===== design/flow/design.v =====
module Decoder_Unit (
    input [1 : 0] DEC_ALU_FUNC,
    output reg DEC_Arith_Enable, DEC_Logic_Enable, DEC_CMP_Enable, DEC_Shift_Enable
);
always @(*) begin
    DEC_Arith_Enable = 1'b0;
    DEC_Logic_Enable = 1'b0;
    DEC_CMP_Enable   = 1'b0;
    DEC_Shift_Enable = 1'b0;
    case (DEC_ALU_FUNC)
        2'b00: DEC_Arith_Enable = 1'b1;
        2'b01: DEC_Logic_Enable = 1'b1;
        2'b10: DEC_CMP_Enable   = 1'b1;
        2'b11: DEC_Shift_Enable = 1'b1;
        default: begin
            DEC_Arith_Enable = 1'b0;
            DEC_Logic_Enable = 1'b0;
            DEC_CMP_Enable   = 1'b0;
            DEC_Shift_Enable = 1'b0; 
    end
    endcase
end
endmodule
module Arithmetic_Unit #(
    parameter A_WIDTH = 16,
    parameter B_WIDTH = 16
) (
    input clk,rst,
    input [A_WIDTH - 1 : 0] A,
    input [B_WIDTH - 1 : 0] B,
    input [1 : 0] Arith_ALU_FUNC,
    input Arith_Enable,
    output reg [A_WIDTH + B_WIDTH - 1 : 0] Arith_OUT,
    output reg Carry_OUT, Arith_Flag       
);
reg [A_WIDTH + B_WIDTH - 1 : 0] ADD_Signal;
always @(posedge clk or negedge rst) begin
    if(!rst) begin 
        Arith_OUT  <=  'b0;
        Carry_OUT  <= 1'b0; 
        Arith_Flag <= 1'b0; 
end
else begin
    Arith_Flag <= Arith_Enable;
    if(Arith_Enable) begin
        case (Arith_ALU_FUNC)
            2'b00: begin
                if (A_WIDTH >= B_WIDTH) begin
                    Arith_OUT <= A + B;
                    {Carry_OUT,ADD_Signal[A_WIDTH - 1 : 0]} <= A + B;
                end
                else begin
                    Arith_OUT <= A + B;
                    {Carry_OUT,ADD_Signal[B_WIDTH - 1 : 0]} <= A + B;
                end
            end
            2'b01: Arith_OUT <= A - B;
            2'b10: Arith_OUT <= A * B;
            2'b11: Arith_OUT <= (B == 0) ? 'b0 : A / B;
            default: begin
                Arith_OUT <=  'b0;
                Carry_OUT <= 1'b0; 
            end
        endcase 
    end
  end
end
endmodule
module Logic_Unit #(
    parameter A_WIDTH = 16,
    parameter B_WIDTH = 16
) (
    input clk,rst,
    input [A_WIDTH - 1 : 0] A,
    input [B_WIDTH - 1 : 0] B,
    input [1 : 0] Logic_ALU_FUNC,
    input Logic_Enable,
    output reg [A_WIDTH + B_WIDTH - 1 : 0] Logic_OUT,
    output reg Logic_Flag       
);
always @(posedge clk or negedge rst) begin
    if(!rst) begin
    Logic_OUT  <= 16'b0;
    Logic_Flag <= 1'b0;
end
else begin
    Logic_Flag <= Logic_Enable;
    if(Logic_Enable) begin
        case (Logic_ALU_FUNC)
            2'b00: Logic_OUT <=   A & B; 
            2'b01: Logic_OUT <=   A | B;
            2'b10: Logic_OUT <= ~(A & B);
            2'b11: Logic_OUT <= ~(A | B);
            default: begin
                Logic_OUT <= 16'b0;
            end
        endcase
    end
  end
end
endmodule
module CMP_Unit #(
    parameter A_WIDTH = 16,
    parameter B_WIDTH = 16
) (
    input clk,rst,
    input [A_WIDTH - 1 : 0] A,
    input [B_WIDTH - 1 : 0] B,    
    input [1 : 0] CMP_ALU_FUNC,
    input CMP_Enable,
    output reg [A_WIDTH + B_WIDTH - 1 : 0] CMP_OUT,
    output reg CMP_Flag       
);
always @(posedge clk or negedge rst) begin
    if(!rst) begin
       CMP_OUT  <= 16'b0;
       CMP_Flag <= 1'b0;
    end
    else begin
    CMP_Flag <= CMP_Enable;    
    if(CMP_Enable) begin
        case (CMP_ALU_FUNC)
            2'b00: CMP_OUT <= 16'b0; 
            2'b01: begin
                if( A == B)
                CMP_OUT <= 16'b1;
                else
                CMP_OUT <= 16'b0;
            end
            2'b10:begin
                if( A > B)
                CMP_OUT <= 16'b10;
                else
                CMP_OUT <= 16'b0;
            end
            2'b11:begin
                if( A < B)
                CMP_OUT <= 16'b11;
                else
                CMP_OUT <= 16'b0;
            end
            default: begin
                CMP_OUT <= 16'b0;
            end
        endcase
    end
  end
end
endmodule
module Shift_Unit #(
    parameter A_WIDTH = 16,
    parameter B_WIDTH = 16
) (
    input clk,rst,
    input [A_WIDTH - 1 : 0] A,
    input [B_WIDTH - 1 : 0] B,
    input [1 : 0] Shift_ALU_FUNC,
    input Shift_Enable,
    output reg [A_WIDTH + B_WIDTH - 1 : 0] Shift_OUT,
    output reg Shift_Flag       
);
always @(posedge clk or negedge rst) begin
  if(!rst) begin
    Shift_OUT  <= 16'b0;
    Shift_Flag <= 1'b0;
end
else begin
    Shift_Flag <= Shift_Enable;
    if(Shift_Enable) begin
        case (Shift_ALU_FUNC)
            2'b00: Shift_OUT <= A >> 1; 
            2'b01: Shift_OUT <= A << 1;
            2'b10: Shift_OUT <= B >> 1;
            2'b11: Shift_OUT <= B << 1;
            default: begin
                Shift_OUT <= 16'b0;
            end
        endcase
    end
  end
end
endmodule
module alu_top #(
    parameter A_WIDTH_TOP = 16,
    parameter B_WIDTH_TOP = 16
) (
    input   CLK,rst,
    input   [3 : 0] ALU_FUNC,
    input   [A_WIDTH_TOP - 1 : 0] A,
    input   [B_WIDTH_TOP - 1 : 0] B,
    output  [A_WIDTH_TOP + B_WIDTH_TOP - 1 : 0] Arith_OUT, Logic_OUT, CMP_OUT,Shift_OUT,
    output  Carry_OUT, Arith_Flag, Logic_Flag, CMP_Flag, Shift_Flag
);
wire Arith_EN, Logic_EN, CMP_EN, Shift_EN;
Decoder_Unit U0 (
    .DEC_ALU_FUNC(ALU_FUNC[3 : 2]),
    .DEC_Arith_Enable(Arith_EN),
    .DEC_Logic_Enable(Logic_EN),
    .DEC_CMP_Enable  (CMP_EN),
    .DEC_Shift_Enable(Shift_EN)
);
Arithmetic_Unit #(.A_WIDTH(A_WIDTH_TOP), .B_WIDTH(B_WIDTH_TOP)) U1 (
    .clk(CLK),
    .rst(rst),
    .A(A),
    .B(B),
    .Arith_ALU_FUNC(ALU_FUNC[1 : 0]),
    .Arith_Enable(Arith_EN),
    .Arith_OUT(Arith_OUT),
    .Carry_OUT(Carry_OUT),
    .Arith_Flag(Arith_Flag)
);
Logic_Unit #(.A_WIDTH(A_WIDTH_TOP), .B_WIDTH(B_WIDTH_TOP)) U2 (
    .clk(CLK),
    .rst(rst),
    .A(A),
    .B(B),
    .Logic_ALU_FUNC(ALU_FUNC[1 : 0]),
    .Logic_Enable(Logic_EN),
    .Logic_OUT(Logic_OUT),
    .Logic_Flag(Logic_Flag)
);
CMP_Unit #(.A_WIDTH(A_WIDTH_TOP), .B_WIDTH(B_WIDTH_TOP)) U3 (
    .clk(CLK),
    .rst(rst),
    .A(A),
    .B(B),
    .CMP_ALU_FUNC(ALU_FUNC[1 : 0]),
    .CMP_Enable(CMP_EN),
    .CMP_OUT(CMP_OUT),
    .CMP_Flag(CMP_Flag)
);
Shift_Unit #(.A_WIDTH(A_WIDTH_TOP), .B_WIDTH(B_WIDTH_TOP)) U4 (
    .clk(CLK),
    .rst(rst),
    .A(A),
    .B(B),
    .Shift_ALU_FUNC(ALU_FUNC[1 : 0]),
    .Shift_Enable(Shift_EN),
    .Shift_OUT(Shift_OUT),
    .Shift_Flag(Shift_Flag)
);
endmodule

===== design/flow/run.sh =====
#!/bin/bash
# the make line also repeats each setting of config.mk as NAME=value (left out here)
make -C /OpenROAD-flow-scripts/flow DESIGN_CONFIG=/design/flow/config.mk WORK_HOME=/design/flow/orfs CLKGATE_MAP_FILE= finish

===== design/flow/config.mk =====
export PLATFORM = sky130hd
export DESIGN_NAME = alu_top
export DESIGN_NICKNAME = alu_top
export VERILOG_FILES = /design/flow/design.v
export SDC_FILE = /design/flow/constraint.sdc
export NUM_CORES = 4
export LEC_CHECK = 0
export CAP_MARGIN = 40
export CORE_MARGIN = 2
export CORE_UTILIZATION = 72
export CTS_CLUSTER_DIAMETER = 393
export CTS_CLUSTER_SIZE = 99
export PLACE_DENSITY = 0.77
export SLEW_MARGIN = 20
export TNS_END_PERCENT = 10

===== design/flow/constraint.sdc =====
create_clock -name core_clock -period 61.4 [get_ports {CLK}]
set_input_delay 12.2800 -clock core_clock [delete_from_list [all_inputs] [get_ports {CLK}]]
set_output_delay 12.2800 -clock core_clock [all_outputs]
set_load 0.01 [all_outputs]

==> GITHUB_STEP_SUMMARY, run 1 <==
## Implementation flow summary

| Metric | Value |
|---|---|
| Synth Register Bits | `73` |
| Synth async-reset ratio | `100%` |
| Fp util | `72.4%` |
| Cell count after synthesis | `4761` |
| Core Area | `0.0499 mm²` |
| Top-area cell share | `18.9%` |
| Yosys chip area | `0.0361 mm²` |
| Synth Area per Inst | `7.58 µm²` |
| Tool Error | `[ERROR DPL-0033] detailed placement checks failed during check placement.` |
| DIE HEIGHT | `228 µm` |
| Basic Gates by Area | `21.7%` |
| Synth Area in Compound Gates | `25.2%` |
| Synth Warn # | `5` |
| Placement Rows | `82` |
| Synth area leader | `ha_1` |
| Seq/Total Area, Yosys | `5.06%` |
| Synth top cell by count | `nand2_1` |
| Die Wd | `228 µm` |
| Final GP Congestion | `1.06` |
| Top cells by area | `ha_1, fa_1, nand2_1, dfrtp_1, nor2_1` |
| Adder share | `29.9%` |
| Post-synth EDFFs | `0` |
| Synth Cell Area | `0.0361 mm²` |
| Yosys cell count | `4761` |
| Post-synth top cells | `nand2_1, ha_1, nor2_1` |
| Synth Area in XOR/XNOR | `6.30%` |
| Netlist cell types | `138` |
| # IOs | `171` |
| I/O Buffers | `125` |
| Top non-seq family | `adder cells` |
| Multiplexer share | `4.92%` |
| Main flop type | `dfrtp_1` |
| Outcome | `did not finish` |
| DIE AREA | `0.0519 mm²` |
| Last stage reached | `3_5_place_dp` |
==> stage by stage <==
step	area (µm²)	hold WS, ns	instances	setup WS, ns
2_1_floorplan	37500	0.514	4821	-29.48
3_3_place_gp	48900	0.460	6824	-25.33
==> inputs of run 2 (changes only) <==
- ABC_AREA: unset -> 0
- CAP_MARGIN: 40 -> 15
- CTS_CLUSTER_DIAMETER: 393 -> 261
- CTS_CLUSTER_SIZE: 99 -> 68
- GPL_ROUTABILITY_DRIVEN: unset -> 0
- MAX_ROUTING_LAYER: unset -> met4
- MIN_ROUTING_LAYER: unset -> met1
- PLACE_DENSITY: 0.77 -> unset
- PLACE_DENSITY_LB_ADDON: unset -> 0.08
- SETUP_SLACK_MARGIN: unset -> 5.0
- TNS_END_PERCENT: 10 -> 25
- clock period: 61.4 -> 105.0 ns (I/O delays scaled with it)
==> GITHUB_STEP_SUMMARY, run 2 <==
## Implementation flow summary

| Metric | Value |
|---|---|
| Multiplexer share | `4.92%` |
| Hpwl dp | `91.2 mm` |
| Synth top cell by count | `nand2_1` |
| Post-synth EDFFs | `0` |
| Placement Rows | `82` |
| All-Layer GR Usage | `73.7%` |
| Synth Register Bits | `73` |
| Synth async-reset ratio | `100%` |
| Total CTS buffers | `9` |
| DIE AREA | `0.0519 mm²` |
| I/O Buffers | `125` |
| Synth Warn # | `5` |
| Synth Area in Compound Gates | `25.2%` |
| Top cells by area | `ha_1, fa_1, nand2_1, dfrtp_1, nor2_1` |
| Fp util | `72.4%` |
| Basic Gates by Area | `21.7%` |
| Top-area cell share | `18.9%` |
| Yosys chip area | `0.0361 mm²` |
| Placed Cells incl. Taps | `5575` |
| DIE HEIGHT | `228 µm` |
| GR Overflow Total | `122` |
| Netlist cell types | `138` |
| Adder share | `29.9%` |
| CTS H-tree lvls | `3` |
| Tool Error | `[ERROR GRT-0232] Routing congestion too high. Check the congestion heatmap in the GUI.` |
| Outcome | `did not finish` |
| Core Area | `0.0499 mm²` |
| CTS Buffer Depth | `2` |
| Root buf cell | `clkbuf_16` |
| # IOs | `171` |
| Main flop type | `dfrtp_1` |
| Seq/Total Area, Yosys | `5.06%` |
| Die Wd | `228 µm` |
| Last stage reached | `5_1_grt` |
| Yosys cell count | `4761` |
| Cell count after synthesis | `4761` |
| Clock sinks | `73` |
| Synth area leader | `ha_1` |
| Synth Cell Area | `0.0361 mm²` |
| Post-synth top cells | `nand2_1, ha_1, nor2_1` |
| Synth Area in XOR/XNOR | `6.30%` |
| Synth Area per Inst | `7.58 µm²` |
| Top non-seq family | `adder cells` |
==> run 2: layer usage <==
layer	GRT usage, %	overflow
met1	75.6	10
met2	90.0	79
met3	56.1	1
met4	62.4	32
met5	-	-
==> run 2: metrics by stage <==
stage	area (µm²)	setup WS [ns]
4_1_cts	41600	5.03
3_5_place_dp	39400	-1.35
3_3_place_gp	39400	1.11
2_1_floorplan	37500	5.01
==> run 2: timing repair <==
action                     in CTS
pin swaps                      93
buffers inserted              125
hold endpoints to repair        0
setup endpoints to repair       2
gates cloned                    9
gates resized                 181
hold buffers                    0
==> inputs of run 3 (changes only) <==
- CORE_UTILIZATION: 72 -> 57
- GPL_ROUTABILITY_DRIVEN: 0 -> unset
- clock period: 105.0 -> 74.3 ns (I/O delays scaled with it)
==> GITHUB_STEP_SUMMARY, run 3 <==
## Synthesis and layout report

| Metric | Value |
|---|---|
| Worst R2R Path Depth | `6` |
| WP data arrival | `93.91 ns` |
| Fin Hold WS | `0.487 ns` |
| DRT Wirelength | `162 mm` |
| Max-slew violations | `0` |
| Synth Area in Compound Gates | `25.2%` |
| Tmin final | `93.63 ns` |
| Placement Rows | `92` |
| Yosys chip area | `0.0361 mm²` |
| CP max-delay cell | `o41a_1` |
| GR Overflow Total | `0` |
| Relative slew slack | `16.2%` |
| Seq/Total Area, Yosys | `5.06%` |
| Critical path capture point | `U1.Arith_OUT[0]$_DFFE_PN0P_` |
| Top non-seq family | `adder cells` |
| Final hold vios | `0` |
| Total tool warning count | `64` |
| Residual DRC | `0` |
| CTS tree | `yes` |
| FILL cells | `3867` |
| CTS H-tree lvls | `3` |
| Buffers & Inverters on Critical Path | `71` |
| Core Area | `0.0629 mm²` |
| Top Family by Delay on Critical Path | `AND-OR/OR-AND gates` |
| Critical path depth | `444` |
| Synth Area in XOR/XNOR | `6.30%` |
| Max_cap viols | `0` |
| Fp util | `57.4%` |
| Multiplexer share | `4.92%` |
| DIE AREA | `0.0653 mm²` |
| Remaining antenna violation count after routing | `0` |
| Hpwl dp | `113 mm` |
| Worst hold start | `U4.Shift_OUT[13]$_DFFE_PN0P_` |
| Outcome | `failed layout checks` |
| Crit Path Class | `input port to flip-flop` |
| Slowest stage delay, CP | `0.45 ns` |
| Largest net degree at the start of global routing | `74` |
| Slew @ Worst Pin | `1.25 ns` |
| SO Faults | `setup timing` |
| Initial antenna violation count | `3` |
| Comb area | `0.0343 mm²` |
| First-pass GRT wire length | `242 mm` |
| Worst Hold Path EP | `U4.Shift_OUT[13]$_DFFE_PN0P_` |
| Root buf cell | `clkbuf_16` |
| Startpoint types | `input port` |
| Worst clock skew | `0 ns` |
| I/O Buffers | `125` |
| Setup ws final | `-19.34 ns` |
| Nets | `7229` |
| Via Count | `46200` |
| Met3 wire len | `19.3 mm` |
| CTS Buffer Depth | `2` |
| Hold crit path type | `flip-flop to flip-flop` |
| Worst r2r src | `U1.Arith_OUT[0]$_DFFE_PN0P_` |
| Max layer used | `met4` |
| Netlist cell types | `138` |
| Unrepaired setup endpoints after global routing | `true` |
| Top-area cell share | `18.9%` |
| Main flop type | `dfrtp_1` |
| DR iter-0 viols | `5013` |
| Most frequent CP cell | `o21a_1` |
| Yosys cell count | `4761` |
| Final GP Congestion | `1.01` |
| Final setup vio count | `6` |
| CP max FO | `13` |
| Reg2reg setup slack | `72.66 ns` |
| Number of global-route vias before repair | `45300` |
| Drt wl/cell | `22.1 µm` |
| Basic Gates by Area | `21.7%` |
| Post-synth EDFFs | `0` |
| Critical Path End Type | `flip-flop` |
| All-Layer GR Usage | `47.5%` |
| Pre-CTS setup slack | `-18.84 ns` |
| Synth Warn # | `5` |
| Post-synth top cells | `nand2_1, ha_1, nor2_1` |
| Hold Path Depth | `2` |
| Vias/cell | `6.32` |
| Synth Cell Area | `0.0361 mm²` |
| # IOs | `171` |
| Met1 wire length | `60.8 mm` |
| Period utilization | `126%` |
| Metal2 WL | `69.5 mm` |
| Clock latency on the worst-skew pair | `0.39 ns` |
| Synth Register Bits | `73` |
| Reg-to-reg endpoint | `U1.Arith_OUT[0]$_DFFE_PN0P_` |
| Total CTS buffers | `9` |
| FF+latch area | `0.00183 mm²` |
| DIE HEIGHT | `256 µm` |
| Die Wd | `256 µm` |
| # hold bufs at CTS | `0` |
| Pre-antenna DRT Iters | `7` |
| Area grow syn2layout | `47.0%` |
| Clock transition at the registers of the reported paths | `0.09 ns` |
| Worst endpoint required time | `74.57 ns` |
| Cell count after synthesis | `4761` |
| Synth async-reset ratio | `100%` |
| Synth Area per Inst | `7.58 µm²` |
| Top cells by area | `ha_1, fa_1, nand2_1, dfrtp_1, nor2_1` |
| Adder share | `29.9%` |
| Synth area leader | `ha_1` |
| Highest clock rate | `10.7 MHz` |
| Synth top cell by count | `nand2_1` |
| Worst setup startpoint | `B[0]` |
| Clock sinks | `73` |
==> run 3: through the flow <==
step	instance area, µm²	std cells	utilization (%)	setup TNS [ns]
CTS	52000	7245	82.7	-42.77
floorplan	37600	4821	-	-61.83
global route	53000	7303	84.4	-76.00
global placement	48900	6975	77.8	-47.82
finish	53000	7304	84.4	-61.87
detailed placement	48900	6975	77.8	-60.03
==> run 3: area by class of cell <==
cell class / count / share of cell area, %
clock buffers: 9 / 0.425
multi-input cells: 4186 / 64.7
diodes: 4 / 0.0189
well taps: 846 / 2.00
clock inverters: 7 / 0.127
repair buffers: 1841 / 26.9
inverters: 338 / 2.41
flip-flops and latches: 73 / 3.44
==> run 3: what timing repair did <==
item	CTS	global route
pin swaps	202	162
setup endpoints to repair	7	7
buffers inserted	251	55
cloned	3	0
resized	212	117
endpoints found under the hold margin	0	0
==> run 3: metal layers <==
metal | vias up | GRT usage, %
li1 | 20400 | -
met1 | 21500 | 57.3
met2 | 3161 | 72.9
met3 | 1094 | 11.3
met4 | 0 | 26.4
met5 | - | -
==> inputs of run 4 (changes only) <==
- ABC_AREA: 0 -> 1
- CAP_MARGIN: 15 -> 20
- CORE_UTILIZATION: 57 -> 71
- CTS_CLUSTER_DIAMETER: 261 -> 323
- CTS_CLUSTER_SIZE: 68 -> 59
- MIN_ROUTING_LAYER: met1 -> unset
- PLACE_DENSITY_LB_ADDON: 0.08 -> unset
- SETUP_SLACK_MARGIN: 5.0 -> unset
- TNS_END_PERCENT: 25 -> unset
- clock period: 74.3 -> 108.0 ns (I/O delays scaled with it)
==> GITHUB_STEP_SUMMARY, run 4 <==
## Synthesis and layout report

| Metric | Value |
|---|---|
| Synth Area per Inst | `6.48 µm²` |
| WP data arrival | `101.34 ns` |
| CP max-delay cell | `clkdlybuf4s50_1` |
| Total tool warning count | `63` |
| Top non-seq family | `simple AND/OR/NAND/NOR gates` |
| Total Neg Setup Slack | `0 ns` |
| DIE AREA | `0.0543 mm²` |
| Number of global-route vias before repair | `35500` |
| Period utilization | `93.6%` |
| Clock latency on the worst-skew pair | `0.38 ns` |
| Most frequent CP cell | `nand2_1` |
| Crit Path Class | `input port to flip-flop` |
| Nets | `6640` |
| Synth area leader | `ha_1` |
| Tmin final | `101.07 ns` |
| Slowest stage delay, CP | `0.48 ns` |
| Basic Gates by Area | `29.8%` |
| Relative slew slack | `30.6%` |
| Post-synth top cells | `nand2_1, inv_1, ha_1` |
| Netlist cell types | `78` |
| Hpwl dp | `87.9 mm` |
| Synth Area in Compound Gates | `15.7%` |
| Cell count after synthesis | `5746` |
| Synth Area in XOR/XNOR | `6.85%` |
| Slew @ Worst Pin | `1.03 ns` |
| Synth top cell by count | `nand2_1` |
| Fin Hold WS | `0.490 ns` |
| Main flop type | `dfrtp_1` |
| Remaining antenna violation count after routing | `0` |
| Critical path depth | `619` |
| CTS H-tree lvls | `3` |
| CP max FO | `29` |
| Worst setup startpoint | `A[4]` |
| DR iter-0 viols | `3417` |
| Drt wl/cell | `17.7 µm` |
| DRT Wirelength | `116 mm` |
| Critical path capture point | `U1.Arith_OUT[0]$_DFFE_PN0P_` |
| Hold Path Depth | `2` |
| Total CTS buffers | `9` |
| CTS Buffer Depth | `2` |
| Seq/Total Area, Yosys | `4.91%` |
| Clock transition at the registers of the reported paths | `0.08 ns` |
| Buffers & Inverters on Critical Path | `134` |
| Critical Path End Type | `flip-flop` |
| # IOs | `171` |
| Worst R2R Path Depth | `2` |
| Synth Register Bits | `73` |
| Initial antenna violation count | `4` |
| Largest net degree at the start of global routing | `55` |
| Post-synth EDFFs | `0` |
| Residual DRC | `0` |
| CTS tree | `yes` |
| Worst hold start | `U1.Arith_OUT[22]$_DFFE_PN0P_` |
| Root buf cell | `clkbuf_16` |
| Reg-to-reg endpoint | `U1.Arith_OUT[0]$_DFFE_PN0P_` |
| First-pass GRT wire length | `180 mm` |
| Placement Rows | `83` |
| Reg2reg setup slack | `107.12 ns` |
| Worst endpoint required time | `108.27 ns` |
| Top Family by Delay on Critical Path | `AND-OR/OR-AND gates` |
| Startpoint types | `input port` |
| Pre-antenna DRT Iters | `7` |
| Highest clock rate | `9.89 MHz` |
| Core Area | `0.0516 mm²` |
| All-Layer GR Usage | `42.5%` |
| Vias/cell | `5.88` |
| FILL cells | `4121` |
| Worst Hold Path EP | `U1.Arith_OUT[22]$_DFFE_PN0P_` |
| Worst clock skew | `0 ns` |
| Fp util | `72.1%` |
| Top cells by area | `ha_1, nand2_1, fa_1, inv_1, o21ai_0` |
| Adder share | `28.9%` |
| Die Wd | `233 µm` |
| Max_cap viols | `0` |
| Max-slew violations | `0` |
| I/O Buffers | `125` |
| Final hold vios | `0` |
| Outcome | `no timing/DRC/antenna violations` |
| Via Count | `38500` |
| Synth Cell Area | `0.0372 mm²` |
| Hold crit path type | `flip-flop to flip-flop` |
| Final setup vio count | `0` |
| Clock sinks | `73` |
| Synth Warn # | `5` |
| Multiplexer share | `0.0572%` |
| Worst r2r src | `U1.Arith_OUT[0]$_DFFE_PN0P_` |
| Final GP Congestion | `1.00` |
| Yosys chip area | `0.0372 mm²` |
| Top-area cell share | `18.4%` |
| DIE HEIGHT | `233 µm` |
| GR Overflow Total | `0` |
| Yosys cell count | `5746` |
| Synth async-reset ratio | `100%` |
| Area grow syn2layout | `8.34%` |
==> run 4: cell type report <==
class / count / area [µm²] / share of cell area [%]
multi-input cells: 4493 / 31100 / 77.0
inverters: 1011 / 3870 / 9.61
repair buffers: 269 / 2390 / 5.92
flip-flops and latches: 73 / 1830 / 4.53
well taps: 680 / 851 / 2.11
clock buffers: 9 / 225 / 0.559
clock inverters: 7 / 60.1 / 0.149
repair inverters: 3 / 17.5 / 0.0434
diodes: 4 / 10.0 / 0.0248
==> run 4: metal layers <==
layer / vias to the layer above / GRT usage, % / wire length, µm
met2: 1954 / 66.8 / 50300
met1: 17500 / 52.6 / 45900
met5: - / - / 0
li1: 18600 / - / -
met4: 0 / 17.6 / 6340
met3: 466 / 9.47 / 13100
==> run 4: stage by stage <==
stage / area, µm² / worst slack (ns) / utilization (%) / cells
2_1_floorplan: 37400 / 4.18 / - / 5806
3_3_place_gp: 38800 / 2.19 / 75.2 / 6458
3_5_place_dp: 38800 / -1.16 / 75.2 / 6458
4_1_cts: 39100 / 0.0510 / 75.8 / 6474
5_1_grt: 40300 / -1.11 / 78.1 / 6549
6_report: 40300 / 6.93 / 78.1 / 6549
==> run 4: timing repair <==
action                                  CTS  global route
buffers inserted                          0            65
endpoints found under the setup margin    1             4
hold buffers                              0             0
pin swaps                                 0            40
gates cloned                              0             6
resized                                   5           195
==> inputs of run 5 (changes only) <==
- ABC_AREA: 1 -> unset
- CORE_ASPECT_RATIO: unset -> 1.18
- CORE_UTILIZATION: 71 -> 27
- CTS_CLUSTER_DIAMETER: 323 -> unset
- CTS_CLUSTER_SIZE: 59 -> unset
- MAX_ROUTING_LAYER: met4 -> met5
- PLACE_DENSITY_LB_ADDON: unset -> 0.03
- clock period: 108.0 -> 80.7 ns (I/O delays scaled with it)
==> GITHUB_STEP_SUMMARY, run 5 <==
## Synthesis and layout report

| Metric | Value |
|---|---|
| Nets | `7409` |
| Worst Hold Path EP | `U4.Shift_OUT[0]$_DFFE_PN0P_` |
| Adder share | `29.9%` |
| Top cells by area | `ha_1, fa_1, nand2_1, dfrtp_1, nor2_1` |
| CTS Buffer Depth | `2` |
| Hold crit path type | `flip-flop to flip-flop` |
| DIE AREA | `0.137 mm²` |
| Vias/cell | `5.02` |
| Synth async-reset ratio | `100%` |
| Tmin final | `91.44 ns` |
| Reg2reg setup slack | `78.65 ns` |
| Max_cap viols | `0` |
| Synth Area per Inst | `7.58 µm²` |
| Worst hold start | `U4.Shift_OUT[0]$_DFFE_PN0P_` |
| Netlist cell types | `138` |
| Crit Path Class | `input port to flip-flop` |
| Met1 wire length | `74.5 mm` |
| Worst endpoint required time | `80.97 ns` |
| Yosys chip area | `0.0361 mm²` |
| DIE HEIGHT | `401 µm` |
| Non-Filler Cell Area, Final | `0.0559 mm²` |
| I/O Buffers | `125` |
| Placed Cells incl. Taps | `8057` |
| CTS H-tree lvls | `3` |
| Die Wd | `341 µm` |
| SO Faults | `setup timing` |
| Hold Path Depth | `2` |
| Synth Cell Area | `0.0361 mm²` |
| Clock latency on the worst-skew pair | `0.40 ns` |
| Synth Register Bits | `73` |
| FF+latch area | `0.00183 mm²` |
| Final hold vios | `0` |
| Remaining antenna violation count after routing | `0` |
| Yosys cell count | `4761` |
| Synth area leader | `ha_1` |
| Total tool warning count | `64` |
| Critical path depth | `451` |
| Buffers & Inverters on Critical Path | `106` |
| Outcome | `failed layout checks` |
| Core Area | `0.132 mm²` |
| Root buf cell | `clkbuf_16` |
| Initial antenna violation count | `1` |
| # hold bufs at CTS | `0` |
| Period utilization | `113%` |
| Slew @ Worst Pin | `1.08 ns` |
| Placed cell areas | `0.0515 mm²` |
| Synth Area in Compound Gates | `25.2%` |
| Area grow syn2layout | `55.0%` |
| GR Overflow Total | `0` |
| Clock sinks | `73` |
| # IOs | `171` |
| Startpoint types | `input port` |
| Total CTS buffers | `9` |
| Worst r2r src | `U1.Arith_OUT[0]$_DFFE_PN0P_` |
| Critical path capture point | `U1.Arith_OUT[0]$_DFFE_PN0P_` |
| Metal2 WL | `87.2 mm` |
| Total Neg Setup Slack | `-23.53 ns` |
| All-Layer GR Usage | `24.5%` |
| Placement Rows | `145` |
| Relative slew slack | `27.7%` |
| Setup ws final | `-10.74 ns` |
| Max-slew violations | `0` |
| Reg-to-reg endpoint | `U1.Arith_OUT[0]$_DFFE_PN0P_` |
| Post-synth EDFFs | `0` |
| Drt wl/cell | `20.3 µm` |
| Post-synth top cells | `nand2_1, ha_1, nor2_1` |
| Main flop type | `dfrtp_1` |
| CTS tree | `yes` |
| Worst clock skew | `0 ns` |
| Fin cells | `8400` |
| Final GP Congestion | `0.911` |
| Worst setup startpoint | `B[5]` |
| Critical Path End Type | `flip-flop` |
| Synth Warn # | `5` |
| WP data arrival | `91.71 ns` |
| Most frequent CP cell | `o21a_1` |
| Pre-antenna DRT Iters | `8` |
| CP max-delay cell | `or4_4` |
| Largest net degree at the start of global routing | `47` |
| Highest clock rate | `10.9 MHz` |
| Comb area | `0.0346 mm²` |
| Multiplexer share | `4.92%` |
| Number of global-route vias before repair | `43400` |
| Slowest stage delay, CP | `0.52 ns` |
| Seq/Total Area, Yosys | `5.06%` |
| FILL cells | `13800` |
| Unrepaired setup endpoints after global routing | `true` |
| Pre-CTS setup slack | `-14.42 ns` |
| Synth Area in XOR/XNOR | `6.30%` |
| Fp util | `27.2%` |
| Fin Hold WS | `0.479 ns` |
| DR iter-0 viols | `1930` |
| Hpwl dp | `136 mm` |
| Via Count | `42200` |
| Residual DRC | `0` |
| Max layer used | `met5` |
| DRT Wirelength | `171 mm` |
| Basic Gates by Area | `21.7%` |
| Top-area cell share | `18.9%` |
| Final setup vio count | `4` |
| Top non-seq family | `adder cells` |
| CP max FO | `7` |
| Met3 wire len | `4.18 mm` |
| Clock transition at the registers of the reported paths | `0.07 ns` |
| Worst R2R Path Depth | `6` |
| Synth top cell by count | `nand2_1` |
| Util after Layout | `42.2%` |
| Cell count after synthesis | `4761` |
| First-pass GRT wire length | `259 mm` |
| Top Family by Delay on Critical Path | `AND-OR/OR-AND gates` |
run 5: layer usage:
metal / up-vias / track usage, %
met4: 2 / 6.54
met5: - / 0
met1: 20500 / 30.4
li1: 20800 / -
met2: 721 / 45.3
met3: 194 / 1.32
run 5: layout make-up:
class	instances	area share, %
antenna	2	0.00895
clock buffer	10	0.409
clock inverter	6	0.0761
inverter	338	2.28
multi-input combinational	4185	61.8
sequential	73	3.27
tap	1764	3.95
timing repair buffer	2022	28.2
run 5: what timing repair did:
action,in CTS,in global routing
endpoints found under the setup margin,4,5
setup buffers,267,57
gates resized,276,114
cloned,1,0
pin swaps,207,136
==> inputs of run 6 (changes only) <==
- CORE_ASPECT_RATIO: 1.18 -> unset
- CORE_UTILIZATION: 27 -> 70
- CTS_CLUSTER_DIAMETER: unset -> 81
- HOLD_SLACK_MARGIN: unset -> -0.09
- MAX_ROUTING_LAYER: met5 -> met4
- PLACE_DENSITY: unset -> 0.66
- PLACE_DENSITY_LB_ADDON: 0.03 -> unset
- clock period: 80.7 -> 93.1 ns (I/O delays scaled with it)
==> GITHUB_STEP_SUMMARY, run 6 <==
## Implementation flow summary

| Metric | Value |
|---|---|
| # IOs | `171` |
| Synth Area in XOR/XNOR | `6.30%` |
| Synth Area per Inst | `7.58 µm²` |
| DIE AREA | `0.0534 mm²` |
| Main flop type | `dfrtp_1` |
| Post-synth top cells | `nand2_1, ha_1, nor2_1` |
| Pre-CTS setup slack | `-5.01 ns` |
| Total CTS buffers | `9` |
| Top-area cell share | `18.9%` |
| Synth Cell Area | `0.0361 mm²` |
| Netlist cell types | `138` |
| Cell count after synthesis | `4761` |
| Hpwl dp | `115 mm` |
| Clock sinks | `73` |
| Root buf cell | `clkbuf_16` |
| All-Layer GR Usage | `96.0%` |
| Synth top cell by count | `nand2_1` |
| Yosys chip area | `0.0361 mm²` |
| Yosys cell count | `4761` |
| Outcome | `did not finish` |
| Top cells by area | `ha_1, fa_1, nand2_1, dfrtp_1, nor2_1` |
| CTS H-tree lvls | `3` |
| Synth area leader | `ha_1` |
| Placed Cells incl. Taps | `6459` |
| Top non-seq family | `adder cells` |
| Basic Gates by Area | `21.7%` |
| Adder share | `29.9%` |
| I/O Buffers | `125` |
| Core Area | `0.0511 mm²` |
| Tool Error | `[ERROR GRT-0116] Global routing finished with congestion. Check the congestion regions in the DRC Viewer.` |
| DIE HEIGHT | `231 µm` |
| GR Overflow Total | `1490` |
| Placement Rows | `83` |
| Final GP Congestion | `1.07` |
| Last stage reached | `5_1_grt` |
| Die Wd | `231 µm` |
| Synth async-reset ratio | `100%` |
| CTS Buffer Depth | `2` |
| Seq/Total Area, Yosys | `5.06%` |
| Synth Register Bits | `73` |
| Synth Warn # | `5` |
| # hold bufs at CTS | `0` |
| Fp util | `70.6%` |
| Multiplexer share | `4.92%` |
| Post-synth EDFFs | `0` |
| Synth Area in Compound Gates | `25.2%` |
## run 6: metal layers
layer | GRT overflow | track usage [%]
met3 | 86 | 84.9
met4 | 371 | 102
met1 | 98 | 91.1
met2 | 935 | 108
met5 | - | -
## run 6: timing repair
| item | CTS |
|---|---|
| setup buffers | 236 |
| gates resized | 274 |
| setup endpoints to repair | 2 |
| gates cloned | 4 |
| hold endpoints to repair | 0 |
| pin swaps | 232 |
## run 6: metrics by stage
stage / area, µm² / utilization, %
2_1_floorplan: 37600 / -
3_3_place_gp: 46100 / 90.2
3_5_place_dp: 46100 / 90.2
4_1_cts: 49400 / 96.7
==> inputs of run 7 (changes only) <==
- ABC_AREA: unset -> 0
- CAP_MARGIN: 20 -> 15
- CORE_UTILIZATION: 70 -> 68
- CTS_CLUSTER_DIAMETER: 81 -> 261
- CTS_CLUSTER_SIZE: unset -> 68
- MIN_ROUTING_LAYER: unset -> met1
- PLACE_DENSITY: 0.66 -> 0.61
- SETUP_SLACK_MARGIN: unset -> 5.0
- TNS_END_PERCENT: unset -> 25
- clock period: 93.1 -> 96.1 ns (I/O delays scaled with it)
==> GITHUB_STEP_SUMMARY, run 7 <==
## Synthesis and layout report

| Metric | Value |
|---|---|
| CP max-delay cell | `or4_4` |
| Worst Hold Path EP | `U1.Arith_OUT[7]$_DFFE_PN0P_` |
| Nets | `6245` |
| Post-synth EDFFs | `0` |
| Synth Warn # | `5` |
| Top Family by Delay on Critical Path | `AND-OR/OR-AND gates` |
| Worst clock skew | `0 ns` |
| Period utilization | `101%` |
| Critical Path End Type | `flip-flop` |
| Seq/Total Area, Yosys | `5.06%` |
| Initial antenna violation count | `2` |
| Synth top cell by count | `nand2_1` |
| GR Overflow Total | `0` |
| DR iter-0 viols | `5774` |
| Remaining antenna violation count after routing | `0` |
| Pre-antenna DRT Iters | `9` |
| Highest clock rate | `10.3 MHz` |
| Synth async-reset ratio | `100%` |
| Relative slew slack | `19.8%` |
| CTS H-tree lvls | `3` |
| Comb area | `0.0341 mm²` |
| Clock transition at the registers of the reported paths | `0.08 ns` |
| DIE AREA | `0.0549 mm²` |
| Final setup vio count | `1` |
| Fin cells | `6160` |
| Cell count after synthesis | `4761` |
| Total CTS buffers | `9` |
| Worst endpoint required time | `96.36 ns` |
| Synth Register Bits | `73` |
| # hold bufs at CTS | `0` |
| Yosys cell count | `4761` |
| Worst setup startpoint | `B[0]` |
| Multiplexer share | `4.92%` |
| Top cells by area | `ha_1, fa_1, nand2_1, dfrtp_1, nor2_1` |
| Most frequent CP cell | `o21a_1` |
| Area grow syn2layout | `25.5%` |
| Die Wd | `234 µm` |
| Clock sinks | `73` |
| # IOs | `171` |
| Tmin final | `96.91 ns` |
| Vias/cell | `6.92` |
| Drt wl/cell | `23.3 µm` |
| Post-synth top cells | `nand2_1, ha_1, nor2_1` |
| Synth Area in XOR/XNOR | `6.30%` |
| Total tool warning count | `66` |
| Startpoint types | `input port` |
| Top-area cell share | `18.9%` |
| Max-slew violations | `0` |
| Unrepaired setup endpoints after global routing | `true` |
| Setup ws final | `-0.808 ns` |
| Final hold vios | `0` |
| Main flop type | `dfrtp_1` |
| Worst r2r src | `U1.Arith_OUT[0]$_DFFE_PN0P_` |
| Synth Cell Area | `0.0361 mm²` |
| All-Layer GR Usage | `51.7%` |
| I/O Buffers | `125` |
| CP max FO | `13` |
| Reg-to-reg endpoint | `U1.Arith_OUT[0]$_DFFE_PN0P_` |
| Top non-seq family | `adder cells` |
| Worst hold start | `U1.Arith_OUT[7]$_DFFE_PN0P_` |
| Fp util | `68.7%` |
| Placed Cells incl. Taps | `5839` |
| Clock latency on the worst-skew pair | `0.38 ns` |
| Number of global-route vias before repair | `41500` |
| DRT Wirelength | `143 mm` |
| Slowest stage delay, CP | `0.51 ns` |
| Buffers & Inverters on Critical Path | `102` |
| FF+latch area | `0.00183 mm²` |
| SO Faults | `setup timing` |
| CTS tree | `yes` |
| Residual DRC | `0` |
| Critical path depth | `450` |
| DIE HEIGHT | `234 µm` |
| Yosys chip area | `0.0361 mm²` |
| Core Area | `0.0526 mm²` |
| CTS Buffer Depth | `2` |
| Crit Path Class | `input port to flip-flop` |
| Critical path capture point | `U1.Arith_OUT[0]$_DFFE_PN0P_` |
| Largest net degree at the start of global routing | `74` |
| Synth area leader | `ha_1` |
| Basic Gates by Area | `21.7%` |
| Netlist cell types | `138` |
| Final GP Congestion | `1.05` |
| Worst R2R Path Depth | `6` |
| Hold Path Depth | `2` |
| Max_cap viols | `0` |
| WP data arrival | `97.17 ns` |
| Adder share | `29.9%` |
| Outcome | `failed layout checks` |
| Synth Area per Inst | `7.58 µm²` |
| Util after Layout | `86.2%` |
| Synth Area in Compound Gates | `25.2%` |
| FILL cells | `3070` |
| Hold crit path type | `flip-flop to flip-flop` |
| First-pass GRT wire length | `218 mm` |
| Via Count | `42600` |
| Slew @ Worst Pin | `1.20 ns` |
| Hpwl dp | `98.3 mm` |
| Reg2reg setup slack | `94.42 ns` |
| Root buf cell | `clkbuf_16` |
| Placement Rows | `84` |
-- run 7: layout make-up --
cell class / instances / area share (%)
clock inverter: 7 / 0.171
tap: 688 / 1.90
multi-input combinational: 4187 / 75.3
clock buffer: 9 / 0.497
inverter: 338 / 2.82
antenna: 2 / 0.0110
timing repair buffer: 856 / 15.3
sequential: 73 / 4.03
-- run 7: what timing repair did --
action	in CTS	in global routing
pin swaps	212	76
buffers inserted	271	27
resized	211	70
cloned	5	0
setup endpoints to repair	3	3
-- run 7: layer usage --
| metal | routed length, µm | vias to the layer above | global-route usage (%) |
|---|---|---|---|
| met1 | 51000 | 19600 | 60.6 |
| met4 | 11900 | 0 | 32.8 |
| met3 | 20300 | 1168 | 15.8 |
| met5 | 0 | - | - |
| met2 | 60200 | 3344 | 76.9 |
| li1 | - | 18500 | - |
-- run 7: per-stage QoR --
stage	worst slack [ns]	hold slack [ns]	instance area [µm²]	TNS, ns
floorplan	-1.72	0.514	37500	-1.72
global placement	-0.713	0.461	41400	-0.713
detailed placement	-2.54	0.467	41400	-2.54
CTS	2.45	0.484	44800	0
global route	-4.46	0.511	45300	-5.98
finish	-0.808	0.484	45300	-0.808
==> inputs of run 8 (changes only) <==
- ABC_AREA: 0 -> 1
- CAP_MARGIN: 15 -> 40
- CORE_UTILIZATION: 68 -> 72
- CTS_CLUSTER_DIAMETER: 261 -> 217
- CTS_CLUSTER_SIZE: 68 -> 100
- HOLD_SLACK_MARGIN: -0.09 -> unset
- MAX_ROUTING_LAYER: met4 -> unset
- MIN_ROUTING_LAYER: met1 -> unset
- PLACE_DENSITY: 0.61 -> 0.38
- SETUP_SLACK_MARGIN: 5.0 -> unset
- TNS_END_PERCENT: 25 -> 5
- clock period: 96.1 -> 105.0 ns (I/O delays scaled with it)
==> GITHUB_STEP_SUMMARY, run 8 <==
## Synthesis and layout report

| Metric | Value |
|---|---|
| Outcome | `no timing/DRC/antenna violations` |
| Post-synth top cells | `nand2_1, inv_1, ha_1` |
| Period utilization | `94.2%` |
| Clock latency on the worst-skew pair | `0.37 ns` |
| Residual DRC | `0` |
| Root buf cell | `clkbuf_16` |
| Final GP Congestion | `1.01` |
| Die Wd | `231 µm` |
| # IOs | `171` |
| Worst clock skew | `0 ns` |
| All-Layer GR Usage | `42.4%` |
| Top cells by area | `ha_1, nand2_1, fa_1, inv_1, o21ai_0` |
| Drt wl/cell | `17.9 µm` |
| Largest net degree at the start of global routing | `39` |
| DIE HEIGHT | `231 µm` |
| Tmin final | `98.88 ns` |
| Max_cap viols | `0` |
| Util after Layout | `80.3%` |
| CTS tree | `yes` |
| Adder share | `28.9%` |
| Nets | `6721` |
| Synth Area in Compound Gates | `15.7%` |
| Synth top cell by count | `nand2_1` |
| CTS H-tree lvls | `3` |
| Reg2reg setup slack | `104.06 ns` |
| Synth Area in XOR/XNOR | `6.85%` |
| Yosys chip area | `0.0372 mm²` |
| Via Count | `39100` |
| Core Area | `0.0512 mm²` |
| DR iter-0 viols | `3176` |
| Post-synth EDFFs | `0` |
| Relative slew slack | `38.7%` |
| Synth Register Bits | `73` |
| Total tool warning count | `63` |
| Area grow syn2layout | `10.4%` |
| Clock sinks | `73` |
| Highest clock rate | `10.1 MHz` |
| DRT Wirelength | `119 mm` |
| Clock transition at the registers of the reported paths | `0.07 ns` |
| Basic Gates by Area | `29.8%` |
| Worst r2r src | `U1.Arith_OUT[9]$_DFFE_PN0P_` |
| Placement Rows | `83` |
| Initial antenna violation count | `4` |
| Slowest stage delay, CP | `0.61 ns` |
| Synth async-reset ratio | `100%` |
| Final setup vio count | `0` |
| Netlist cell types | `78` |
| Synth Cell Area | `0.0372 mm²` |
| Pre-CTS setup slack | `-1.83 ns` |
| Critical path capture point | `U1.Arith_OUT[0]$_DFFE_PN0P_` |
| Worst endpoint required time | `105.27 ns` |
| Critical path depth | `614` |
| Worst hold start | `U1.Arith_OUT[27]$_DFFE_PN0P_` |
| Worst setup startpoint | `A[0]` |
| Worst Hold Path EP | `U1.Arith_OUT[27]$_DFFE_PN0P_` |
| Hold Path Depth | `2` |
| Synth Area per Inst | `6.48 µm²` |
| GR Overflow Total | `0` |
| Remaining antenna violation count after routing | `0` |
| Number of global-route vias before repair | `36200` |
| Vias/cell | `5.90` |
| Total CTS buffers | `9` |
| Hold crit path type | `flip-flop to flip-flop` |
| Top-area cell share | `18.4%` |
| Top non-seq family | `simple AND/OR/NAND/NOR gates` |
| Crit Path Class | `input port to flip-flop` |
| # hold bufs at CTS | `0` |
| Slew @ Worst Pin | `0.910 ns` |
| CP max-delay cell | `or4_1` |
| Top Family by Delay on Critical Path | `AND-OR/OR-AND gates` |
| Cell count after synthesis | `5746` |
| Seq/Total Area, Yosys | `4.91%` |
| Synth area leader | `ha_1` |
| Yosys cell count | `5746` |
| WP data arrival | `99.14 ns` |
| Multiplexer share | `0.0572%` |
| Most frequent CP cell | `nand2_1` |
| DIE AREA | `0.0535 mm²` |
| I/O Buffers | `125` |
| Hpwl dp | `90.8 mm` |
| Setup ws final | `6.12 ns` |
| Buffers & Inverters on Critical Path | `135` |
| CTS Buffer Depth | `2` |
| Reg-to-reg endpoint | `U1.Arith_OUT[9]$_DFFE_PN0P_` |
| Max-slew violations | `0` |
| Worst R2R Path Depth | `2` |
| First-pass GRT wire length | `183 mm` |
| Synth Warn # | `5` |
| Main flop type | `dfrtp_1` |
| Final hold vios | `0` |
| Startpoint types | `input port` |
| Critical Path End Type | `flip-flop` |
| Fp util | `72.7%` |
| CP max FO | `29` |
| Fin Hold WS | `0.488 ns` |
| Pre-antenna DRT Iters | `6` |
==> run 8: repair_timing <==
| action | CTS | global route |
|---|---|---|
| endpoints found under the hold margin | 0 | 0 |
| gates resized | 9 | 221 |
| pin swaps | 2 | 55 |
| setup endpoints to repair | 1 | 4 |
| buffers inserted | 3 | 87 |
| cloned | 2 | 2 |
==> run 8: stage by stage <==
stage               cell area (µm²)  setup TNS [ns]  cells
global placement              39200               0   6511
floorplan                     37400               0   5806
global route                  41100           -1.33   6626
CTS                           39600               0   6536
detailed placement            39300           -1.83   6515
finish                        41100               0   6628
==> run 8: layer usage <==
metal | vias up | GRT usage [%] | routed length, µm
li1 | 18800 | - | -
met5 | - | 0 | 20
met3 | 489 | 9.41 | 12400
met2 | 1907 | 69.5 | 52800
met1 | 17900 | 52.3 | 46000
met4 | 4 | 21.4 | 7290
==> run 8: layout make-up <==
cell class                      instances  area [µm²]
Fill cell                            3858       10100
Clock buffer                            9         225
Antenna cell                            2        5.00
Multi-Input combinational cell       4493       31200
Tap cell                              680         851
Timing Repair Buffer                  352        3080
Inverter                             1011        3870
Clock inverter                          7        60.1
Sequential cell                        73        1830
Timing Repair inverter                  1        5.00
==> inputs of run 9 (changes only) <==
- CAP_MARGIN: 40 -> 20
- CELL_PAD_IN_SITES_DETAIL_PLACEMENT: unset -> 2
- CORE_ASPECT_RATIO: unset -> 0.71
- CORE_MARGIN: 2 -> 3
- CORE_UTILIZATION: 72 -> 40
- CTS_CLUSTER_DIAMETER: 217 -> unset
- GPL_ROUTABILITY_DRIVEN: unset -> 0
- MIN_ROUTING_LAYER: unset -> met1
- PLACE_DENSITY: 0.38 -> unset
- PLACE_DENSITY_LB_ADDON: unset -> 0.22
- SETUP_SLACK_MARGIN: unset -> 5.0
- TNS_END_PERCENT: 5 -> 90
- clock period: 105.0 -> 130.0 ns (I/O delays scaled with it)
==> GITHUB_STEP_SUMMARY, run 9 <==
## Implementation flow summary

| Metric | Value |
|---|---|
| Netlist cell types | `78` |
| Top-area cell share | `18.4%` |
| Core Area | `0.0915 mm²` |
| Placement Rows | `93` |
| Synth Area in Compound Gates | `15.7%` |
| Cell count after synthesis | `5746` |
| Synth Warn # | `5` |
| Tool Error | `[ERROR DPL-0033] detailed placement checks failed during check placement.` |
| Synth async-reset ratio | `100%` |
| Multiplexer share | `0.0572%` |
| Synth area leader | `ha_1` |
| Basic Gates by Area | `29.8%` |
| Post-synth EDFFs | `0` |
| DIE HEIGHT | `263 µm` |
| I/O Buffers | `125` |
| Adder share | `28.9%` |
| Seq/Total Area, Yosys | `4.91%` |
| # IOs | `171` |
| Yosys chip area | `0.0372 mm²` |
| Outcome | `did not finish` |
| Synth Cell Area | `0.0372 mm²` |
| Fp util | `40.7%` |
| Top cells by area | `ha_1, nand2_1, fa_1, inv_1, o21ai_0` |
| Top non-seq family | `simple AND/OR/NAND/NOR gates` |
| DIE AREA | `0.0968 mm²` |
| Die Wd | `368 µm` |
| Synth Area in XOR/XNOR | `6.85%` |
| Synth Register Bits | `73` |
| Synth top cell by count | `nand2_1` |
| Synth Area per Inst | `6.48 µm²` |
| Main flop type | `dfrtp_1` |
| Yosys cell count | `5746` |
| Last stage reached | `3_5_place_dp` |
| Post-synth top cells | `nand2_1, inv_1, ha_1` |
==> inputs of run 10 (changes only) <==
- ABC_AREA: 1 -> 0
- CAP_MARGIN: 20 -> 15
- CELL_PAD_IN_SITES_DETAIL_PLACEMENT: 2 -> unset
- CORE_ASPECT_RATIO: 0.71 -> unset
- CORE_MARGIN: 3 -> 2
- CORE_UTILIZATION: 40 -> 57
- CTS_CLUSTER_DIAMETER: unset -> 261
- CTS_CLUSTER_SIZE: 100 -> 93
- GPL_ROUTABILITY_DRIVEN: 0 -> unset
- PLACE_DENSITY_LB_ADDON: 0.22 -> 0.08
- TNS_END_PERCENT: 90 -> 25
- clock period: 130.0 -> 111.0 ns (I/O delays scaled with it)
==> GITHUB_STEP_SUMMARY, run 10 <==
## Synthesis and layout report

| Metric | Value |
|---|---|
| WP data arrival | `103.16 ns` |
| Remaining antenna violation count after routing | `0` |
| Initial antenna violation count | `0` |
| Critical path capture point | `U1.Arith_OUT[0]$_DFFE_PN0P_` |
| Hpwl dp | `97.8 mm` |
| Reg2reg setup slack | `109.36 ns` |
| Fin Hold WS | `0.479 ns` |
| Final setup vio count | `0` |
| Slowest stage delay, CP | `0.53 ns` |
| Placed Cells incl. Taps | `5713` |
| Root buf cell | `clkbuf_16` |
| Buffers & Inverters on Critical Path | `21` |
| Total tool warning count | `61` |
| First-pass GRT wire length | `197 mm` |
| Synth Area in Compound Gates | `25.2%` |
| CTS H-tree lvls | `3` |
| Fin cells | `5900` |
| DIE HEIGHT | `256 µm` |
| Cell count after synthesis | `4761` |
| Highest clock rate | `9.72 MHz` |
| Total Neg Setup Slack | `0 ns` |
| Synth Area per Inst | `7.58 µm²` |
| I/O Buffers | `125` |
| CP max-delay cell | `or4_1` |
| Worst setup startpoint | `B[11]` |
| Placement Rows | `92` |
| Max_cap viols | `0` |
| Clock transition at the registers of the reported paths | `0.07 ns` |
| Core Area | `0.0629 mm²` |
| Hold Path Depth | `2` |
| Clock latency on the worst-skew pair | `0.39 ns` |
| Total CTS buffers | `9` |
| Synth Cell Area | `0.0361 mm²` |
| Reg-to-reg endpoint | `U1.Arith_OUT[0]$_DFFE_PN0P_` |
| CTS tree | `yes` |
| All-Layer GR Usage | `37.7%` |
| Pre-CTS setup slack | `-1.48 ns` |
| Netlist cell types | `138` |
| Crit Path Class | `input port to flip-flop` |
| Worst clock skew | `0 ns` |
| Max-slew violations | `0` |
| Synth async-reset ratio | `100%` |
| DR iter-0 viols | `3844` |
| Top Family by Delay on Critical Path | `AND-OR/OR-AND gates` |
| Unrepaired setup endpoints after global routing | `false` |
| Worst Hold Path EP | `U4.Shift_OUT[1]$_DFFE_PN0P_` |
| Die Wd | `256 µm` |
| Residual DRC | `0` |
| Area grow syn2layout | `17.5%` |
| Via Count | `38100` |
| DRT Wirelength | `132 mm` |
| Fp util | `57.4%` |
| Most frequent CP cell | `o21a_1` |
| Seq/Total Area, Yosys | `5.06%` |
| Yosys cell count | `4761` |
| Main flop type | `dfrtp_1` |
| Critical path depth | `408` |
| Hold crit path type | `flip-flop to flip-flop` |
| Worst r2r src | `U1.Arith_OUT[0]$_DFFE_PN0P_` |
| Util after Layout | `67.5%` |
| Synth Warn # | `5` |
| Synth Area in XOR/XNOR | `6.30%` |
| Worst endpoint required time | `111.27 ns` |
| Worst hold start | `U4.Shift_OUT[1]$_DFFE_PN0P_` |
| Final hold vios | `0` |
| Top non-seq family | `adder cells` |
| Clock sinks | `73` |
| Yosys chip area | `0.0361 mm²` |
| Number of global-route vias before repair | `34400` |
| Critical Path End Type | `flip-flop` |
| CTS Buffer Depth | `2` |
| GR Overflow Total | `0` |
| Multiplexer share | `4.92%` |
| Drt wl/cell | `22.3 µm` |
| Startpoint types | `input port` |
| Post-synth top cells | `nand2_1, ha_1, nor2_1` |
| # IOs | `171` |
| Worst R2R Path Depth | `6` |
| Final GP Congestion | `0.999` |
| Top cells by area | `ha_1, fa_1, nand2_1, dfrtp_1, nor2_1` |
| Pre-antenna DRT Iters | `8` |
| Post-synth EDFFs | `0` |
| Basic Gates by Area | `21.7%` |
| Number of diodes | `0` |
| CP max FO | `16` |
| Synth Register Bits | `73` |
| Period utilization | `92.7%` |
| Synth top cell by count | `nand2_1` |
| Tmin final | `102.89 ns` |
| Slew @ Worst Pin | `1.12 ns` |
| Setup ws final | `8.11 ns` |
| Largest net degree at the start of global routing | `51` |
| Nets | `5829` |
| Adder share | `29.9%` |
| DIE AREA | `0.0653 mm²` |
| Outcome | `no timing/DRC/antenna violations` |
| Top-area cell share | `18.9%` |
| Synth area leader | `ha_1` |
| Relative slew slack | `25.3%` |
| Vias/cell | `6.45` |
run 10: timing repair:
action,CTS,global route
hold buffers,0,0
setup endpoints to repair,2,2
pin swaps,16,151
cloned,2,9
setup buffers,20,140
resized,84,357
run 10: cell type report:
cell class                 count  area (µm²)
timing repair buffer         437        3790
multi-input combinational   4190       34200
clock inverter                 7        61.3
tap                          846        1060
sequential                    73        1830
clock buffer                   9         225
fill                        5502       20400
inverter                     338        1280
run 10: per-stage QoR:
step | instance area, µm²
6_report | 42400
2_1_floorplan | 36400
3_5_place_dp | 38600
4_1_cts | 39500
3_3_place_gp | 38600
5_1_grt | 42400
run 10: layer usage:
metal | vias up | GRT usage (%) | part of all wire, %
met2 | 2076 | 57.1 | 42
met4 | 0 | 12.4 | 4.3
li1 | 17700 | - | -
met1 | 17900 | 53.9 | 42
met3 | 384 | 7.07 | 11
met5 | - | 0 | 0
==> inputs of run 11 (changes only) <==
- ABC_AREA: 0 -> 1
- CAP_MARGIN: 15 -> 20
- CORE_UTILIZATION: 57 -> 72
- CTS_CLUSTER_DIAMETER: 261 -> 393
- CTS_CLUSTER_SIZE: 93 -> 99
- MIN_ROUTING_LAYER: met1 -> unset
- PLACE_DENSITY: unset -> 0.42
- PLACE_DENSITY_LB_ADDON: 0.08 -> unset
- SETUP_SLACK_MARGIN: 5.0 -> unset
- TNS_END_PERCENT: 25 -> 10
- clock period: 111.0 -> 53.1 ns (I/O delays scaled with it)
==> GITHUB_STEP_SUMMARY, run 11 <==
## Implementation flow summary

| Metric | Value |
|---|---|
| Synth Register Bits | `73` |
| Multiplexer share | `0.0572%` |
| Top-area cell share | `18.4%` |
| Synth async-reset ratio | `100%` |
| DIE HEIGHT | `231 µm` |
| Synth Area per Inst | `6.48 µm²` |
| Top cells by area | `ha_1, nand2_1, fa_1, inv_1, o21ai_0` |
| Synth area leader | `ha_1` |
| Yosys cell count | `5746` |
| Placement Rows | `83` |
| Synth Area in Compound Gates | `15.7%` |
| I/O Buffers | `125` |
| Adder share | `28.9%` |
| Synth Warn # | `5` |
| Top non-seq family | `simple AND/OR/NAND/NOR gates` |
| Cell count after synthesis | `5746` |
| # IOs | `171` |
| Synth Cell Area | `0.0372 mm²` |
| DIE AREA | `0.0535 mm²` |
| Yosys chip area | `0.0372 mm²` |
| Fp util | `72.7%` |
| Tool Error | `[ERROR DPL-0033] detailed placement checks failed during check placement.` |
| Final GP Congestion | `1.02` |
| Seq/Total Area, Yosys | `4.91%` |
| Last stage reached | `3_5_place_dp` |
| Core Area | `0.0512 mm²` |
| Post-synth EDFFs | `0` |
| Die Wd | `231 µm` |
| Synth top cell by count | `nand2_1` |
| Outcome | `did not finish` |
| Main flop type | `dfrtp_1` |
| Netlist cell types | `78` |
| Post-synth top cells | `nand2_1, inv_1, ha_1` |
| Synth Area in XOR/XNOR | `6.85%` |
| Basic Gates by Area | `29.8%` |
run 11: per-stage QoR:
| step | TNS (ns) | worst slack [ns] | instance area [µm²] | hold slack, ns |
|---|---|---|---|---|
| 3_3_place_gp | -133.20 | -25.73 | 49900 | 0.465 |
| 2_1_floorplan | -180.31 | -32.06 | 38300 | 0.516 |
==> inputs of run 12 (changes only) <==
- ABC_AREA: 1 -> 0
- CAP_MARGIN: 20 -> 15
- CTS_CLUSTER_DIAMETER: 393 -> 261
- CTS_CLUSTER_SIZE: 99 -> 41
- HOLD_SLACK_MARGIN: unset -> -0.09
- MAX_ROUTING_LAYER: unset -> met4
- MIN_ROUTING_LAYER: unset -> met1
- PLACE_DENSITY: 0.42 -> unset
- SETUP_SLACK_MARGIN: unset -> 5.0
- TNS_END_PERCENT: 10 -> 25
- clock period: 53.1 -> 87.8 ns (I/O delays scaled with it)
==> GITHUB_STEP_SUMMARY, run 12 <==
## Implementation flow summary

| Metric | Value |
|---|---|
| Outcome | `did not finish` |
| Last stage reached | `4_1_cts` |
| Tool Error | `[ERROR DPL-0033] detailed placement checks failed during check placement.` |
| Yosys chip area | `0.0361 mm²` |
| Final GP Congestion | `1.08` |
| Hpwl dp | `141 mm` |
| Netlist cell types | `138` |
| Top cells by area | `ha_1, fa_1, nand2_1, dfrtp_1, nor2_1` |
| Die Wd | `228 µm` |
| Synth Register Bits | `73` |
| Post-synth top cells | `nand2_1, ha_1, nor2_1` |
| I/O Buffers | `125` |
| Placement Rows | `82` |
| Synth Cell Area | `0.0361 mm²` |
| Cell count after synthesis | `4761` |
| DIE HEIGHT | `228 µm` |
| Synth top cell by count | `nand2_1` |
| Synth area leader | `ha_1` |
| Fp util | `72.4%` |
| Post-synth EDFFs | `0` |
| Seq/Total Area, Yosys | `5.06%` |
| Synth Warn # | `5` |
| Yosys cell count | `4761` |
| Synth async-reset ratio | `100%` |
| Synth Area in Compound Gates | `25.2%` |
| Multiplexer share | `4.92%` |
| DIE AREA | `0.0519 mm²` |
| Synth Area per Inst | `7.58 µm²` |
| Top-area cell share | `18.9%` |
| Synth Area in XOR/XNOR | `6.30%` |
| Main flop type | `dfrtp_1` |
| Adder share | `29.9%` |
| Basic Gates by Area | `21.7%` |
| # IOs | `171` |
| Core Area | `0.0499 mm²` |
| Top non-seq family | `adder cells` |
## run 12: stage by stage
stage	instances	worst slack, ns	setup TNS (ns)	instance area (µm²)
after floorplan	4821	-8.36	-16.05	37500
after global placement	6683	-4.36	-6.28	47800
after detailed placement	6683	-11.46	-24.56	47800
